## axis_matmul2x2
module axis_matmul2x2(
    input                       clk             ,
    input                       rst             ,
    input                       s_axis_tvalid   ,
    input     [31 : 0]          s_axis_tdata    ,
    input                       s_axis_tlast    ,
    output                      s_axis_tready   ,
    output                      m_axis_tvalid   ,
    output    [31 : 0]          m_axis_tdata    ,
    output                      m_axis_tlast    ,
    input                       m_axis_tready   
);
==> flow/config.mk <==
export PLATFORM = sky130hd
export DESIGN_NAME = axis_matmul2x2
export DESIGN_NICKNAME = axis_matmul2x2
export VERILOG_FILES = /design/flow/design.v
export SDC_FILE = /design/flow/constraint.sdc
export NUM_CORES = 4
export LEC_CHECK = 0
export CAP_MARGIN = 20
export CELL_PAD_IN_SITES_DETAIL_PLACEMENT = 1
export CELL_PAD_IN_SITES_GLOBAL_PLACEMENT = 3
export CORE_MARGIN = 10
export CORE_UTILIZATION = 57
export GPL_ROUTABILITY_DRIVEN = 0
export GPL_TIMING_DRIVEN = 0
export MIN_ROUTING_LAYER = met2
export SLEW_MARGIN = 20
export TNS_END_PERCENT = 85
==> flow/constraint.sdc <==
create_clock -name core_clock -period 11.8 [get_ports {clk}]
set_input_delay 2.3600 -clock core_clock [delete_from_list [all_inputs] [get_ports {clk}]]
set_output_delay 2.3600 -clock core_clock [all_outputs]
set_load 0.01 [all_outputs]
run.sh (not shown) runs the stock make flow with config.mk's settings and CLKGATE_MAP_FILE=.
The first run failed in global placement without I/O (GPL-0301).
==> next run, changes <==
==> flow/config.mk (replaced) <==
export PLATFORM = sky130hd
export DESIGN_NAME = axis_matmul2x2
export DESIGN_NICKNAME = axis_matmul2x2
export VERILOG_FILES = /design/flow/design.v
export SDC_FILE = /design/flow/constraint.sdc
export NUM_CORES = 4
export LEC_CHECK = 0
export CAP_MARGIN = 20
export CORE_MARGIN = 2
export CORE_UTILIZATION = 40
export SLEW_MARGIN = 20
==> flow/constraint.sdc (replaced) <==
create_clock -name core_clock -period 7.16 [get_ports {clk}]
set_input_delay 1.4320 -clock core_clock [delete_from_list [all_inputs] [get_ports {clk}]]
set_output_delay 1.4320 -clock core_clock [all_outputs]
set_load 0.01 [all_outputs]
The new run ran to the end with no violations; area after synthesis stays the same; die size came out higher by 17%; synthesized cell count is unchanged.
==> next run, changes <==
--- a/flow/config.mk
+++ b/flow/config.mk
@@ -9,3 +9,4 @@
 export CORE_MARGIN = 2
-export CORE_UTILIZATION = 40
+export CORE_UTILIZATION = 47
 export SLEW_MARGIN = 20
+export TNS_END_PERCENT = 85
==> flow/constraint.sdc (replaced) <==
create_clock -name core_clock -period 7.5 [get_ports {clk}]
set_input_delay 1.5000 -clock core_clock [delete_from_list [all_inputs] [get_ports {clk}]]
set_output_delay 1.5000 -clock core_clock [all_outputs]
set_load 0.01 [all_outputs]
After rerunning: Worst hold slack is better by 0.0086 ns; count of clock-buffer cells in the layout falls by 6; fmax shrinks by 2.1%; worst setup slack improves by 0.19 ns.
==> next run, changes <==
--- a/flow/config.mk
+++ b/flow/config.mk
@@ -9,4 +9,4 @@
 export CORE_MARGIN = 2
-export CORE_UTILIZATION = 47
+export CORE_UTILIZATION = 72
+export PLACE_DENSITY_LB_ADDON = 0.0
 export SLEW_MARGIN = 20
-export TNS_END_PERCENT = 85
==> flow/constraint.sdc (replaced) <==
create_clock -name core_clock -period 5.76 [get_ports {clk}]
set_input_delay 1.1520 -clock core_clock [delete_from_list [all_inputs] [get_ports {clk}]]
set_output_delay 1.1520 -clock core_clock [all_outputs]
set_load 0.01 [all_outputs]
The changed run completed, yet does not pass: setup timing. Sequential power came out higher by 30%. Worst setup slack loses 1.2 ns. Design area came out higher by 1.3%. Synthesized area stays the same.

axis_matmul2x2 again, from the RTL that the note above started with.
==> flow/config.mk <==
export PLATFORM = sky130hd
export DESIGN_NAME = axis_matmul2x2
export DESIGN_NICKNAME = axis_matmul2x2
export VERILOG_FILES = /design/flow/design.v
export SDC_FILE = /design/flow/constraint.sdc
export NUM_CORES = 4
export LEC_CHECK = 0
export CAP_MARGIN = 10
export CORE_MARGIN = 10
export CORE_UTILIZATION = 40
export CTS_CLUSTER_SIZE = 55
export MAX_ROUTING_LAYER = met5
export MIN_ROUTING_LAYER = met2
export PLACE_DENSITY_LB_ADDON = 0.21
export SETUP_SLACK_MARGIN = -0.23
export SLEW_MARGIN = 20
==> flow/constraint.sdc <==
create_clock -name core_clock -period 5.67 [get_ports {clk}]
set_input_delay 1.1340 -clock core_clock [delete_from_list [all_inputs] [get_ports {clk}]]
set_output_delay 1.1340 -clock core_clock [all_outputs]
set_load 0.01 [all_outputs]
The first run produced a layout that fails on negative setup slack.
Then changed:
==> flow/config.mk (replaced) <==
export PLATFORM = sky130hd
export DESIGN_NAME = axis_matmul2x2
export DESIGN_NICKNAME = axis_matmul2x2
export VERILOG_FILES = /design/flow/design.v
export SDC_FILE = /design/flow/constraint.sdc
export NUM_CORES = 4
export LEC_CHECK = 0
export CAP_MARGIN = 20
export CORE_MARGIN = 2
export CORE_UTILIZATION = 72
export SLEW_MARGIN = 20
==> flow/constraint.sdc (replaced) <==
create_clock -name core_clock -period 9.59 [get_ports {clk}]
set_input_delay 1.9180 -clock core_clock [delete_from_list [all_inputs] [get_ports {clk}]]
set_output_delay 1.9180 -clock core_clock [all_outputs]
set_load 0.01 [all_outputs]
After rerunning: This time the run finished clean; total power goes down by 41%; synthesized area is unchanged; core utilization goes up by 36 points; global-route usage goes up by 8.3 points; critical path depth stays the same; synthesized cell count stays the same; final cell count goes down by 11%; die area goes down by 52%; count of clock-buffer cells in the layout goes down by 10.
Then changed:
--- a/flow/config.mk
+++ b/flow/config.mk
@@ -10 +10 @@
-export CORE_UTILIZATION = 72
+export CORE_UTILIZATION = 58
==> flow/constraint.sdc (replaced) <==
create_clock -name core_clock -period 4.11 [get_ports {clk}]
set_input_delay 0.8220 -clock core_clock [delete_from_list [all_inputs] [get_ports {clk}]]
set_output_delay 0.8220 -clock core_clock [all_outputs]
set_load 0.01 [all_outputs]
This time the run completed and failed the layout checks on negative setup slack.
Routed wire length hardly moves.
Final area came out higher by a few percent.
Setup slack gets worse by 4.6 ns.
Sequential power came out higher by well over a third.
Count of clock-buffer cells in the layout came out higher by 10.
First-iteration DRC count barely changes.
Core utilization came out lower by 13 points.
Then changed:
--- a/flow/config.mk
+++ b/flow/config.mk
@@ -10 +10 @@
-export CORE_UTILIZATION = 58
+export CORE_UTILIZATION = 68
==> flow/constraint.sdc (replaced) <==
create_clock -name core_clock -period 5.81 [get_ports {clk}]
set_input_delay 1.1620 -clock core_clock [delete_from_list [all_inputs] [get_ports {clk}]]
set_output_delay 1.1620 -clock core_clock [all_outputs]
set_load 0.01 [all_outputs]
Effect: The new run completed, yet does not pass: negative setup slack. Wire length fell slightly. Total power is lower by a quarter to a third. Combinational power went down by a quarter to a third. Synthesized cell count does not change. Worst setup slack gets better by 1.7 ns. Via count barely changes. Final cell count decreases by a few percent. Clock-buffer cell count climbs by 1.
Then changed:
--- a/flow/config.mk
+++ b/flow/config.mk
@@ -10 +10,2 @@
-export CORE_UTILIZATION = 68
+export CORE_UTILIZATION = 40
+export SETUP_SLACK_MARGIN = 1.08
==> flow/constraint.sdc (replaced) <==
create_clock -name core_clock -period 7.16 [get_ports {clk}]
set_input_delay 1.4320 -clock core_clock [delete_from_list [all_inputs] [get_ports {clk}]]
set_output_delay 1.4320 -clock core_clock [all_outputs]
set_load 0.01 [all_outputs]
This time the run completed without violations. Cell area rises by 2.6%. Power falls by 15%. Register-to-register slack improves by 1.4 ns. Hold slack barely changes.

Starting RTL as in the previous note.
Settings: LEC_CHECK=0, ABC_AREA=1, CAP_MARGIN=0, CORE_MARGIN=2, CORE_UTILIZATION=72, CTS_CLUSTER_DIAMETER=99, PLACE_DENSITY=0.37, SETUP_SLACK_MARGIN=-0.34, SLEW_MARGIN=20; clock period 4.66 ns.
The first run ran to the end with violations: setup timing.
Next try:
Settings changed: CAP_MARGIN 0 to 20, CTS_CLUSTER_DIAMETER 99 to unset, CTS_CLUSTER_SIZE set to 99, PLACE_DENSITY 0.37 to unset, SETUP_SLACK_MARGIN -0.34 to unset.
Clock period 4.66 ns to 5.22 ns, I/O delays scaled along.
Result: The new run completed and failed the layout checks on setup timing. Via count stays flat. Worst setup slack improves by 520 ps. Critical path depth shrinks by 1. Routed wire length drops by a few percent. Power is lower by roughly a tenth. First-iteration DRC count climbs by a few percent. Design area decreases slightly. Utilization is lower by 1.1 points. Hold slack barely changes.
Next try:
Settings changed: ABC_AREA 1 to unset, CORE_UTILIZATION 72 to 10, CTS_CLUSTER_SIZE 99 to unset.
Clock period 5.22 ns to 9.59 ns, I/O delays scaled along.
What happened:
- The changed run completed without violations
- power shrinks by well over a third
- clock power is lower by well over a third
- register-to-register slack improved by 3700 ps
- design area rises by roughly a tenth

harbor:
axis_matmul2x2 again, from the RTL that the note above started with.
clock: 10.0 ns
lec_check: 0
abc_area: 0
cap_margin: 20
cell_pad_in_sites_global_placement: 3
core_aspect_ratio: 1.29
core_margin: 7
core_utilization: 52
cts_cluster_diameter: 57
cts_cluster_size: 22
hold_slack_margin: 0.07
place_density: 0.47
slew_margin: 10
No final results exist for harbor, since it was stopped by error GPL-0301 during 3_1_place_gp_skip_io.
Changes in fjord relative to harbor:
Settings: CTS_CLUSTER_SIZE now 35, was 22; CORE_UTILIZATION now 40, was 52; ABC_AREA now 1, was 0; PLACE_DENSITY no longer set, was 0.47; CTS_CLUSTER_DIAMETER no longer set, was 57; CELL_PAD_IN_SITES_GLOBAL_PLACEMENT no longer set, was 3; CORE_ASPECT_RATIO no longer set, was 1.29; the clock period (ns, I/O delays scaled along) now 6.48, was 10.0.
## What came out
- fjord finished all stages; the layout is clean.
- fjord vs harbor: area share of and-or/or-and cells after synthesis up
- fjord improves on harbor in post-synthesis instance area.
- Relative to harbor, width of the die increased by about 25% in fjord.
Here is what was changed in the inputs of quartz compared with fjord.
Settings: HOLD_SLACK_MARGIN removed (was 0.07); CORE_UTILIZATION changed from 40 to 68; SLEW_MARGIN changed from 10 to 20; CTS_CLUSTER_SIZE changed from 35 to 17; CORE_MARGIN changed from 7 to 2; the clock period (ns, I/O delays scaled along) changed from 6.48 to 4.8.
[summary]
- quartz finished all stages; layout check result: FAIL, due to negative setup slack.
- Against fjord, quartz comes in 33% higher on power of the clock network.
- The critical path endpoint comes out u_top.sa.sa_1_0.c_reg[15] in one run and u_top.sa.sa_1_1.c_reg[15] in the other, namely in fjord and quartz respectively.
- Area growth from synthesis to layout (higher): fjord
- Compare fjord and quartz | final clock period utilization by the worst path higher: quartz

Setup of job 101:
Starting RTL as in the previous note.
make LEC_CHECK=0 ABC_AREA=0 CAP_MARGIN=20 CELL_PAD_IN_SITES_GLOBAL_PLACEMENT=3 CORE_ASPECT_RATIO=1.29 CORE_MARGIN=7 CORE_UTILIZATION=52 CTS_CLUSTER_DIAMETER=57 CTS_CLUSTER_SIZE=22 HOLD_SLACK_MARGIN=0.07 PLACE_DENSITY=0.47 SETUP_SLACK_MARGIN=-0.44 SLEW_MARGIN=10 finish   # period 7.41 ns
Run status, job 101: aborted in global placement without I/O (3_1_place_gp_skip_io), error GPL-0301
For job 102, these inputs were changed with respect to job 101:
# job 101
export LEC_CHECK = 0
export ABC_AREA = 0
export CAP_MARGIN = 20
export CELL_PAD_IN_SITES_GLOBAL_PLACEMENT = 3
export CORE_ASPECT_RATIO = 1.29
export CORE_MARGIN = 7
export CORE_UTILIZATION = 52
export CTS_CLUSTER_DIAMETER = 57
export CTS_CLUSTER_SIZE = 22
export HOLD_SLACK_MARGIN = 0.07
export PLACE_DENSITY = 0.47
export SETUP_SLACK_MARGIN = -0.44
export SLEW_MARGIN = 10
create_clock -name core_clock -period 7.41 [get_ports {clk}]
# job 102
export LEC_CHECK = 0
export CAP_MARGIN = 20
export CORE_MARGIN = 2
export CORE_UTILIZATION = 41
export SLEW_MARGIN = 20
create_clock -name core_clock -period 7.16 [get_ports {clk}]
==> comparison <==
Job 101 → job 102: synthesized cell count shows no meaningful change, die outline height shows a reduction of 12 um.
Of job 102 and job 101, just one finished clean: job 102.
Seen in the log of job 101: GPL-0301 during global placement without I/O (3_1_place_gp_skip_io), after which the run never completed.
The higher horizontal die size came out of job 102.
Compare job 102 and job 101 | initial core utilization higher: job 101
Job 102 and job 101 ended up with nearly the same adder-cell share of the synthesized area.
Taking job 102 as 1.0, job 101 lands at 0.78 on area of the core.
Average footprint of a synthesized cell came out exactly the same in job 102 and job 101.
Job 101 has lower total die area than job 102.
> inputs changed (job 102 -> job 103)
# job 102
export LEC_CHECK = 0
export CAP_MARGIN = 20
export CORE_MARGIN = 2
export CORE_UTILIZATION = 41
export SLEW_MARGIN = 20
create_clock -name core_clock -period 7.16 [get_ports {clk}]
# job 103
export LEC_CHECK = 0
export CAP_MARGIN = 20
export CORE_MARGIN = 2
export CORE_UTILIZATION = 66
export CTS_CLUSTER_DIAMETER = 209
export SLEW_MARGIN = 20
create_clock -name core_clock -period 6.24 [get_ports {clk}]
--- outcome ---
Final checks on job 103, whose flow otherwise completed, came back failing, citing negative setup slack. Global-route usage: job 103 > job 102. Job 103: combinational group share of total power is 0.4 points higher than what job 102 reported. In the tables for job 103 and job 102, routed wire length reads higher with job 103. [compare] base=job 102 new=job 103: final standard cell count with taps included and fillers excluded went down, number of global-route vias before repair decreased 0.75%. Taking job 102 as the reference, in job 103 data required time of the critical path moved down, final setup violation count moved up, total internal power moved up.
#### Input delta (job 104 over job 103)
# job 103
export LEC_CHECK = 0
export CAP_MARGIN = 20
export CORE_MARGIN = 2
export CORE_UTILIZATION = 66
export CTS_CLUSTER_DIAMETER = 209
export SLEW_MARGIN = 20
create_clock -name core_clock -period 6.24 [get_ports {clk}]
# job 104
export LEC_CHECK = 0
export CAP_MARGIN = 20
export CORE_MARGIN = 2
export CORE_UTILIZATION = 64
export SETUP_SLACK_MARGIN = 1.48
export SLEW_MARGIN = 20
create_clock -name core_clock -period 5.51 [get_ports {clk}]
### Flow results
Job 104: complete, dirty (negative setup slack)
Changes observed in job 104 relative to job 103: die boundary width shows an increase of 2.3 um, number of CTS-inserted buffers increased 2, number of global-route vias before repair went down by 0.53%.
The run showing the greater synthesis-to-finish area growth is job 104.
Taking job 103 as the reference, in job 104 met1 track demand over resource went down 2.0 points, global-route usage down 1.1 points, worst hold-check slack picked up an extra 0.0030 ns.
Job 104 vs. job 103: layout sequential cell count was more or less identical, routed wirelength normalized by instance count now sits lower.

indigo:
Starting RTL as in the previous note.
Settings: LEC_CHECK=0, CAP_MARGIN=20, CELL_PAD_IN_SITES_DETAIL_PLACEMENT=1, CELL_PAD_IN_SITES_GLOBAL_PLACEMENT=1, CORE_MARGIN=10, CORE_UTILIZATION=47, GPL_ROUTABILITY_DRIVEN=0, PLACE_DENSITY=0.87, SLEW_MARGIN=20, TNS_END_PERCENT=85; clock period 7.83 ns.
In summary, indigo completed successfully, with a layout that passed the timing, DRC and antenna checks.
Relative to indigo, the following input files were edited for garnet:
- a deleted GPL_ROUTABILITY_DRIVEN that had been 0
- a change of CORE_UTILIZATION from 47 to 40
- a change of CORE_MARGIN from 10 to 2
- a deleted TNS_END_PERCENT that had been 85
- a deleted CELL_PAD_IN_SITES_DETAIL_PLACEMENT that had been 1
- a deleted CELL_PAD_IN_SITES_GLOBAL_PLACEMENT that had been 1
- a deleted PLACE_DENSITY that had been 0.87
- a change of the clock period (ns, I/O delays scaled along) from 7.83 to 7.65
--- outcome ---
Re clock group share of total power: indigo was higher than garnet. Compared garnet against indigo; number of nets at the end of the flow within noise. Delta (garnet minus indigo): die boundary width -about 0.8%; worst setup slack up 120 ps; die area fell 580 um^2; final instance count without filler cells +3.3%; wire length fell 9400 um. garnet: total global-route track usage is 4.5 points lower than what indigo reported. indigo consumes more power than garnet.
For pepper, these inputs were changed with respect to garnet:
- CORE_UTILIZATION changed from 40 to 65
- the clock period (ns, I/O delays scaled along) changed from 7.65 to 3.98
### Flow results
- Comparing pepper against garnet, there is no change at all in share of synthesized cell area in full adder, half adder and majority cells.
- Compare pepper and garnet | largest stage delay on the critical path higher: garnet
- pepper vs. garnet: share of the clock period used by the worst path went up by 67 points.
- To summarise pepper: no stage aborted, but the layout did not pass its checks, failing on setup timing.
- Re switching power summed over all nets: pepper and garnet aren't equal, and the lower value belongs to garnet.
- STATUS total power: pepper loses against garnet
- Row global-route usage: pepper higher / garnet lower
- Looking at pepper and garnet, the hold slack is a wash.
Power is estimated from default activity; no workload was simulated.
